== nickel ==
Design fpu16_top, start of the top module:
module fpu16_top(
    input         aclk,
    input  [15:0] a,
    input  [15:0] b,
    input         a_valid,
    input         b_valid,
    output [15:0] add_result,
    output        add_valid,
    output [15:0] sub_result,
    output        sub_valid,
    output [15:0] mul_result,
    output        mul_valid,
    output [7:0]  cmp_result,
    output        cmp_valid
    );
    fpu_add_pipe u_add(
        .aclk(aclk),
        .s_axis_a_tdata(a), .s_axis_b_tdata(b),
        .s_axis_a_tvalid(a_valid), .s_axis_b_tvalid(b_valid),
        .m_axis_result_tdata(add_result), .m_axis_result_tvalid(add_valid));
    fpu_sub_pipe u_sub(
        .aclk(aclk),
        .s_axis_a_tdata(a), .s_axis_b_tdata(b),
        .s_axis_a_tvalid(a_valid), .s_axis_b_tvalid(b_valid),
        .m_axis_result_tdata(sub_result), .m_axis_result_tvalid(sub_valid));
    fpu_mul_pipe u_mul(
        .aclk(aclk),
        .s_axis_a_tdata(a), .s_axis_b_tdata(b),
        .s_axis_a_tvalid(a_valid), .s_axis_b_tvalid(b_valid),
        .m_axis_result_tdata(mul_result), .m_axis_result_tvalid(mul_valid));
    fpu_comp_large u_cmp(
        .aclk(aclk),
        .s_axis_a_tdata(a), .s_axis_b_tdata(b),
        .s_axis_a_tvalid(a_valid), .s_axis_b_tvalid(b_valid),
        .m_axis_result_tdata(cmp_result), .m_axis_result_tvalid(cmp_valid));
endmodule
Settings: LEC_CHECK=0, CAP_MARGIN=20, CORE_ASPECT_RATIO=0.52, CORE_MARGIN=2, CORE_UTILIZATION=26, GPL_ROUTABILITY_DRIVEN=1, HOLD_SLACK_MARGIN=0.17, MIN_ROUTING_LAYER=met2, PLACE_DENSITY_LB_ADDON=0.16, SETUP_SLACK_MARGIN=-0.79, SLEW_MARGIN=20; clock period 8.0 ns.
run.sh (not shown) runs the stock make flow with config.mk's settings and CLKGATE_MAP_FILE=.
From the logs: nickel reached the end of the flow and failed the layout checks with negative setup slack.
Inputs modified between nickel and juniper:
Settings: GPL_ROUTABILITY_DRIVEN: 1 -> unset; MIN_ROUTING_LAYER: met2 -> unset; CORE_ASPECT_RATIO: 0.52 -> unset; SETUP_SLACK_MARGIN: -0.79 -> unset; HOLD_SLACK_MARGIN: 0.17 -> unset; CORE_UTILIZATION: 26 -> 40; PLACE_DENSITY_LB_ADDON: 0.16 -> unset.
Findings:
- juniper finished every step from synthesis to the final layout, and the layout passed the timing, design-rule and antenna checks.
- Total wire length after detailed routing delta for juniper relative to nickel: 27% lower
- What nickel reported for total number of tap cells has to be multiplied by 0.66 to get the figure for juniper.
- Per the comparison of juniper with nickel, height of the die rose by 12%, internal reg-to-reg setup slack shows an increase of 0.27 ns, highest clock frequency the design can meet now sits higher, number of failing setup endpoints in the final timing report decreased 16.
Changes in violet relative to juniper:
Settings: an added PLACE_DENSITY of 0.38; a change of CORE_UTILIZATION from 40 to 72; a change of the clock period (ns, I/O delays scaled along) from 8.0 to 4.88.
Findings:
- Note that the placed instance count recorded for juniper amounts to 1.10 times the value seen in violet.
- Per the comparison of violet with juniper, total CTS buffers fell 4; share of the core filled by cells before placement rose 32 points; die size fell about 44%; worst-case setup slack after placement fell 2.44 ns.
- As the logs show, violet stopped at 5_1_grt after a tool error, so it never reached the end of the flow.
- | count of cell types in the netlist | violet vs juniper | ≈ equal |
- Measured against violet, the final weighted congestion in routability-driven placement of juniper comes out at 0.852 times the reference value.
- In terms of synthesized cell count, violet and juniper differ only marginally.
- Between juniper and violet, standard cell area after detailed placement is lower for violet, juniper comes in above that.
- Compared with juniper, violet shows chip width that has gone down by more than a quarter.
- Against juniper as the reference, violet delivers a lower area inside the core boundary.
Input changes introduced in fjord (baseline for comparison: violet):
Settings: swapping 72 for 67 in CORE_UTILIZATION; putting MAX_ROUTING_LAYER at met4 where nothing was set; clearing PLACE_DENSITY, which used to be 0.38; swapping 4.88 for 7.11 in the clock period (ns, I/O delays scaled along).
### Flow results
Comparing violet against fjord, there is no change at all in share of synthesized cell area in and, or, nand and nor gates. Delta (fjord minus violet): weighted congestion reported at the end of routability-driven placement went down by about 6%, floorplan row count went up by 3. Against violet, number of buffers created by CTS in fjord rose by a few percent. Against violet as the reference, fjord delivers a lower effective utilization at floorplan. fjord finished all stages; however, its layout fails the closing checks, the failures being negative setup slack. [compare] base=violet new=fjord: number of flops mapped to enable cells by yosys ~0 delta, number of instances in the synthesized netlist ~0 delta, share of synthesized cell area in full adder, half adder and majority cells ~0 delta, proportion of synthesized flip-flops having asynchronous set or reset ~0 delta, horizontal die dimension +3.6%.

---

Starting RTL as in the previous note.
// fpu16_top
module fpu16_top(
    input         aclk,
    input  [15:0] a,
    input  [15:0] b,
    input         a_valid,
    input         b_valid,
    output [15:0] add_result,
    output        add_valid,
    output [15:0] sub_result,
    output        sub_valid,
    output [15:0] mul_result,
    output        mul_valid,
    output [7:0]  cmp_result,
    output        cmp_valid
    );
    fpu_add_pipe u_add(
        .aclk(aclk),
        .s_axis_a_tdata(a), .s_axis_b_tdata(b),
        .s_axis_a_tvalid(a_valid), .s_axis_b_tvalid(b_valid),
        .m_axis_result_tdata(add_result), .m_axis_result_tvalid(add_valid));
    fpu_sub_pipe u_sub(
        .aclk(aclk),
        .s_axis_a_tdata(a), .s_axis_b_tdata(b),
        .s_axis_a_tvalid(a_valid), .s_axis_b_tvalid(b_valid),
        .m_axis_result_tdata(sub_result), .m_axis_result_tvalid(sub_valid));
    fpu_mul_pipe u_mul(
        .aclk(aclk),
        .s_axis_a_tdata(a), .s_axis_b_tdata(b),
        .s_axis_a_tvalid(a_valid), .s_axis_b_tvalid(b_valid),
        .m_axis_result_tdata(mul_result), .m_axis_result_tvalid(mul_valid));
    fpu_comp_large u_cmp(
        .aclk(aclk),
        .s_axis_a_tdata(a), .s_axis_b_tdata(b),
        .s_axis_a_tvalid(a_valid), .s_axis_b_tvalid(b_valid),
        .m_axis_result_tdata(cmp_result), .m_axis_result_tvalid(cmp_valid));
endmodule
Settings: LEC_CHECK=0, CAP_MARGIN=20, CORE_MARGIN=2, CORE_UTILIZATION=70, SETUP_SLACK_MARGIN=-0.48, SLEW_MARGIN=20; clock period 7.04 ns.
The baseline finished with negative setup slack left.
Next try:
Settings changed: CORE_UTILIZATION 70 to 31, SETUP_SLACK_MARGIN -0.48 to default.
Clock period 7.04 ns to 7.96 ns, I/O delays scaled along.
After rerunning: The changed run produced a clean layout; cell area increases by a few percent; critical path depth decreases by 4; core utilization is lower by 49 points; global-route usage came out lower by 29 points; hold slack is worse by 0.019 ns; first-iteration DRC count goes down by well over a third; clock power went down by a little under a tenth.

---

fpu16_top again, from the RTL that the note above started with.
Design fpu16_top, start of the top module:
module fpu16_top(
    input         aclk,
    input  [15:0] a,
    input  [15:0] b,
    input         a_valid,
    input         b_valid,
    output [15:0] add_result,
    output        add_valid,
    output [15:0] sub_result,
    output        sub_valid,
    output [15:0] mul_result,
    output        mul_valid,
    output [7:0]  cmp_result,
    output        cmp_valid
    );
clock: 4.57 ns
lec_check: 0
abc_area: 0
cap_margin: 20
core_margin: 2
core_utilization: 61
place_density: 0.64
setup_slack_margin: 1.23
slew_margin: 20
The first run completed and failed the layout checks on setup timing.
Next try:
- ABC_AREA: 0 -> default
- CORE_UTILIZATION: 61 -> 72
- CTS_CLUSTER_SIZE: default -> 41
- SETUP_SLACK_MARGIN: 1.23 -> -0.48
- clock period: 4.57 -> 7.04 ns (I/O delays scaled with it)
The new run failed in global routing (5_1_grt) on GRT-0232.
Synthesized area stays the same.
Die area shrinks by about a fifth.
Synthesized cell count is unchanged.
Next try:
- CORE_UTILIZATION: 72 -> 66
- CTS_CLUSTER_SIZE: 41 -> default
- PLACE_DENSITY: 0.64 -> default
- SETUP_SLACK_MARGIN: -0.48 -> default
- clock period: 7.04 -> 7.55 ns (I/O delays scaled with it)
=> With this change the flow finished with setup timing left; die area increases by 8.9%; synthesized cell count is unchanged; synthesized area does not change.
Next try:
- CORE_UTILIZATION: 66 -> 40
- clock period: 7.55 -> 7.96 ns (I/O delays scaled with it)
Effect: This time the run passed the timing, design-rule and antenna checks; global-route usage drops by 20 points; core utilization drops by 34 points; synthesized cell count does not change; area after synthesis is unchanged; clock-buffer cell count went down by 9; worst setup slack improved by 0.61 ns.

---

job 3416:
fpu16_top again, from the RTL that the note above started with.
export LEC_CHECK = 0
export ABC_AREA = 1
export CAP_MARGIN = 20
export CORE_ASPECT_RATIO = 0.93
export CORE_MARGIN = 2
export CORE_UTILIZATION = 61
export CTS_CLUSTER_SIZE = 84
export PLACE_DENSITY_LB_ADDON = 0.07
export SETUP_SLACK_MARGIN = 1.36
export SLEW_MARGIN = 20
create_clock -name core_clock -period 4.57 [get_ports {aclk}]
Job 3416 ran in full, but the layout does not pass; the checks complain about negative setup slack.
Edits applied to the flow inputs when going from job 3416 to job 8711:
==> flow/config.mk <==
export PLATFORM = sky130hd
export DESIGN_NAME = fpu16_top
export DESIGN_NICKNAME = fpu16_top
export VERILOG_FILES = /design/flow/design.v
export SDC_FILE = /design/flow/constraint.sdc
export NUM_CORES = 4
export LEC_CHECK = 0
export CAP_MARGIN = 20
export CORE_MARGIN = 2
export CORE_UTILIZATION = 72
export PLACE_DENSITY = 0.67
export SLEW_MARGIN = 20
==> flow/constraint.sdc <==
create_clock -name core_clock -period 6.84 [get_ports {aclk}]
set_input_delay 1.3680 -clock core_clock [delete_from_list [all_inputs] [get_ports {aclk}]]
set_output_delay 1.3680 -clock core_clock [all_outputs]
set_load 0.01 [all_outputs]
## What came out
Job 8711 did not run to completion, as it errored out during global routing (5_1_grt). Summary: with job 3416 as the reference, post-synthesis cell area in job 8711 moved up slightly. In the tables for job 8711 and job 3416, die boundary height reads lower with job 8711. [job 8711 vs job 3416] number of instances in the synthesized netlist: lower in job 8711. As far as port buffer count goes, job 8711 and job 3416 are indistinguishable; the numbers are identical. Summary of job 8711 over job 3416: routability-driven placement congestion ratio now sits higher, share of synthesized cell area in full adder, half adder and majority cells -0.17 points, share of the yosys chip area belonging to registers now sits lower, pre-CTS worst setup slack grew by 1.56 ns, deepest level of the CTS H-tree increased by 1 relative to the old numbers. Die area, job 8711 and job 3416: smaller value in job 8711. Chip area from the yosys synthesis statistics: job 8711 vs job 3416 up 420 µm².
diff inputs: job 8711 => job 7601
--- a/flow/config.mk
+++ b/flow/config.mk
@@ -8,5 +8,4 @@
 export CAP_MARGIN = 20
 export CORE_MARGIN = 2
-export CORE_UTILIZATION = 72
-export PLACE_DENSITY = 0.67
+export CORE_UTILIZATION = 58
 export SLEW_MARGIN = 20
In job 7601 the implementation ran to completion but is not tape-out ready, as the final checks report negative setup slack. Standard-cell row count was higher in the run labelled job 7601. Relative to job 8711, the horizontal die dimension of job 7601 is higher by 24 µm. Re cell area after technology mapping: no difference whatsoever between job 8711 and job 7601. Number of cells in the design after placement of job 7601 exceeds that of job 8711 by a few percent. Relative to job 8711, final weighted congestion of routability-driven global placement has decreased by about 0.44% in job 7601. Job 7601: minimum setup slack after placement is 0.053 ns lower than what job 8711 reported. Status: yosys-reported design area after synthesis parity (job 7601, job 8711). HPWL after detailed placement on job 7601 is down relative to job 8711. STATUS area enclosed by the die boundary: job 7601 loses against job 8711. Any difference in async set or reset register ratio after synthesis between job 8711 and job 7601 is small enough to ignore. Number of buffers added by the clock tree synthesis step across job 7601 and job 8711: no real change.
## Diff of input files: job 8326 against job 7601
--- a/flow/config.mk
+++ b/flow/config.mk
@@ -8,4 +8,6 @@
 export CAP_MARGIN = 20
 export CORE_MARGIN = 2
-export CORE_UTILIZATION = 58
+export CORE_UTILIZATION = 66
+export MAX_ROUTING_LAYER = met4
+export SETUP_SLACK_MARGIN = 1.17
 export SLEW_MARGIN = 20
==> flow/constraint.sdc <==
create_clock -name core_clock -period 4.42 [get_ports {aclk}]
set_input_delay 0.8840 -clock core_clock [delete_from_list [all_inputs] [get_ports {aclk}]]
set_output_delay 0.8840 -clock core_clock [all_outputs]
set_load 0.01 [all_outputs]
## What came out
- Not one of job 8326 and job 7601 finished clean.
- Completing all stages was not enough for job 7601: its layout failed the final checks because of negative setup slack.
- Going from job 7601 to job 8326, cell count -18, worst-case hold slack -0.0047 ns, setup slack of the critical path after layout -2.54 ns, share of the clock period used by the worst path +63 points.
- Taking job 7601 as the reference point, the worst-margin pin slew of job 8326 rises by 0.11 ns.
- Job 7601 has a lower final area than job 8326.
No activity file was given, so power comes from the tool's default toggle rates.
